==> build 62: inputs <==
Design my_chip, start of the top module:
module my_chip (
    input logic [11:0] io_in,  
    output logic [11:0] io_out,  
    input logic clock,
    input logic reset  
);
Settings: LEC_CHECK=0, ABC_AREA=1, CAP_MARGIN=20, CORE_MARGIN=2, CORE_UTILIZATION=72, CTS_CLUSTER_DIAMETER=374, CTS_CLUSTER_SIZE=10, PLACE_DENSITY_LB_ADDON=0.12, SETUP_SLACK_MARGIN=1.13, SLEW_MARGIN=20, TNS_END_PERCENT=5; clock period 3.81 ns.
run.sh (not shown) runs the stock make flow with config.mk's settings and CLKGATE_MAP_FILE=.
==> trial 82: changes against build 62 <==
ABC_AREA = default   (was 1)
CTS_CLUSTER_DIAMETER = 51   (was 374)
CTS_CLUSTER_SIZE = 58   (was 10)
PLACE_DENSITY = 0.67   (was default)
PLACE_DENSITY_LB_ADDON = default   (was 0.12)
SETUP_SLACK_MARGIN = default   (was 1.13)
TNS_END_PERCENT = default   (was 5)
==> flow/constraint.sdc (replaced) <==
create_clock -name core_clock -period 9.03 [get_ports {clock}]
set_input_delay 1.8060 -clock core_clock [delete_from_list [all_inputs] [get_ports {clock}]]
set_output_delay 1.8060 -clock core_clock [all_outputs]
set_load 0.01 [all_outputs]
==> summary of the runs <==
The clock power of build 62 is 2.5 times that of trial 82. Against trial 82, the routed wire length of build 62 is larger by about 18%. Of build 62 and trial 82, build 62 has the higher die area (gap about 5%, measured against trial 82). Trial 82 ran to the end with no violations. Build 62 went through all stages and came out clean. In build 62 the synthesized cell count is higher than in trial 82, by 19%. Of build 62 and trial 82, trial 82 has the higher register-to-register slack (gap 4100 ps). Of trial 82 and build 62, build 62 has the higher sequential power (gap about 60%, measured against build 62). Between trial 82 and build 62, the lower global-route usage is in trial 82 (gap 3.9 points). Against build 62, the via count of trial 82 is smaller by 13%.

==> inputs of v28 <==
my_chip again, from the RTL that the note above started with.
==> flow/config.mk <==
export PLATFORM = sky130hd
export DESIGN_NAME = my_chip
export DESIGN_NICKNAME = my_chip
export VERILOG_FILES = /design/flow/design.v
export SDC_FILE = /design/flow/constraint.sdc
export NUM_CORES = 4
export LEC_CHECK = 0
export ABC_AREA = 1
export CAP_MARGIN = 0
export CORE_MARGIN = 2
export CORE_UTILIZATION = 72
export CTS_CLUSTER_DIAMETER = 319
export CTS_CLUSTER_SIZE = 14
export HOLD_SLACK_MARGIN = 0.3
export PLACE_DENSITY_LB_ADDON = 0.15
export SETUP_SLACK_MARGIN = 1.11
export SLEW_MARGIN = 20
==> flow/constraint.sdc <==
create_clock -name core_clock -period 3.91 [get_ports {clock}]
set_input_delay 0.7820 -clock core_clock [delete_from_list [all_inputs] [get_ports {clock}]]
set_output_delay 0.7820 -clock core_clock [all_outputs]
set_load 0.01 [all_outputs]
==> v36: changes against v28 <==
--- a/flow/config.mk
+++ b/flow/config.mk
@@ -11,7 +11,5 @@
 export CORE_UTILIZATION = 72
-export CTS_CLUSTER_DIAMETER = 319
-export CTS_CLUSTER_SIZE = 14
-export HOLD_SLACK_MARGIN = 0.3
-export PLACE_DENSITY_LB_ADDON = 0.15
-export SETUP_SLACK_MARGIN = 1.11
+export CTS_CLUSTER_SIZE = 15
+export PLACE_DENSITY_LB_ADDON = 0.06
+export SETUP_SLACK_MARGIN = 1.12
 export SLEW_MARGIN = 20
==> flow/constraint.sdc (replaced) <==
create_clock -name core_clock -period 3.81 [get_ports {clock}]
set_input_delay 0.7620 -clock core_clock [delete_from_list [all_inputs] [get_ports {clock}]]
set_output_delay 0.7620 -clock core_clock [all_outputs]
set_load 0.01 [all_outputs]
==> notes <==
In v36 the sequential share of layout area is lower than in v28, by 0.41 points.
Of v28 and v36, v28 has the higher clock skew (gap 17 ps).
In non-clock buffer count, v36 and v28 do not differ.
Clock power: v28 is smaller than v36 (22%).
First-iteration DRC count: v36 is lower than v28 (about 3.6%).
Between v36 and v28, the lower sequential power is in v28 (gap about 3%, measured against v28).
Flip-flop count is the same in v28 and v36.
==> figures <==
                                                                                                  v28                                             v36
Outcome                                                                                finished clean                                  finished clean
Min-Delay Startpoint                                                                       sync1.tmp1                                     sync10.tmp1
Largest net degree at the start of global routing                                                 171                                             176
Number of clock-tree buffers in the layout                                                         42                                              72
Met2 GRT Util                                                                                   66.7%                                           69.1%
Inverter count                                                                                    388                                             383
Maximum vdd drop                                                                             0.425 mV                                        0.437 mV
Switching share of total power                                                                  24.2%                                           23.6%
Final worst clock skew                                                                        33.4 ps                                         16.7 ps
Fillcell total                                                                                  2,303                                           2,288
Area delta synth->final                                                                         13.8%                                           15.1%
Post-detailed-placement half-perimeter wirelength                                           50,600 µm                                       50,100 µm
Endpoint of the lowest-slack register-to-register path  matrix_calculator.mul_logic.layer_1_reg.Q[22]  matrix_calculator.mul_logic.layer_1_2_reg.Q[6]
Cts repair resizes                                                                                216                                             202
Combinational logic power                                                                  0.000516 W                                      0.000487 W

==> pepper: inputs <==
Starting RTL as in the previous note.
clock: 9.03 ns
lec_check: 0
cap_margin: 35
core_margin: 2
core_utilization: 72
cts_cluster_diameter: 51
cts_cluster_size: 21
place_density: 0.67
slew_margin: 20
==> willow: changes against pepper <==
ABC_AREA = 1   (was not set)
CAP_MARGIN = 20   (was 35)
CTS_CLUSTER_DIAMETER = 203   (was 51)
CTS_CLUSTER_SIZE = 14   (was 21)
PLACE_DENSITY = not set   (was 0.67)
PLACE_DENSITY_LB_ADDON = 0.12   (was not set)
SETUP_SLACK_MARGIN = 0.65   (was not set)
==> flow/constraint.sdc (replaced) <==
create_clock -name core_clock -period 3.81 [get_ports {clock}]
set_input_delay 0.7620 -clock core_clock [delete_from_list [all_inputs] [get_ports {clock}]]
set_output_delay 0.7620 -clock core_clock [all_outputs]
set_load 0.01 [all_outputs]
==> raven: changes against pepper <==
CAP_MARGIN = 20   (was 35)
CTS_CLUSTER_DIAMETER = not set   (was 51)
CTS_CLUSTER_SIZE = not set   (was 21)
PLACE_DENSITY = not set   (was 0.67)
==> flow/constraint.sdc (replaced) <==
create_clock -name core_clock -period 5.91 [get_ports {clock}]
set_input_delay 1.1820 -clock core_clock [delete_from_list [all_inputs] [get_ports {clock}]]
set_output_delay 1.1820 -clock core_clock [all_outputs]
set_load 0.01 [all_outputs]
==> results <==
| metric | willow | raven | pepper |
|---|---|---|---|
| Detailed-route wire length on metal 1 | 28.9 mm | 26.6 mm | 25.8 mm |
| Depth of the worst register-to-register path | 17 | 14 | 15 |
| Outcome | finished clean | finished clean | finished clean |
| Worst path setup slack after routing | 297 ps | 479 ps | 2880 ps |
| Most numerous cell in the Yosys netlist | nor2_1 | nand2_1 | nand2_1 |
| Clock latency on the worst-skew pair | 590 ps | 600 ps | 580 ps |
| Buffer and inverter count on the worst path | 5 | 2 | 2 |
| Worst reg2reg setup slack | 300 ps | 1400 ps | 4610 ps |
| Well-Tap Cells | 468 | 455 | 455 |
| Core outline area | 36600 um2 | 34600 um2 | 34600 um2 |
| Number of global-route vias before repair | 24300 | 21000 | 21100 |
| Worst slew margin relative to its limit | 28.3% | 27.3% | 33.8% |
| Drt total wl | 79.3 mm | 68.2 mm | 68.4 mm |
| Final core utilization | 81.7% | 79.1% | 78.4% |
| Worst slack, placed | 234 ps | 1210 ps | 3650 ps |
Power figures rest on the tool's default switching activity, not on a simulated workload.
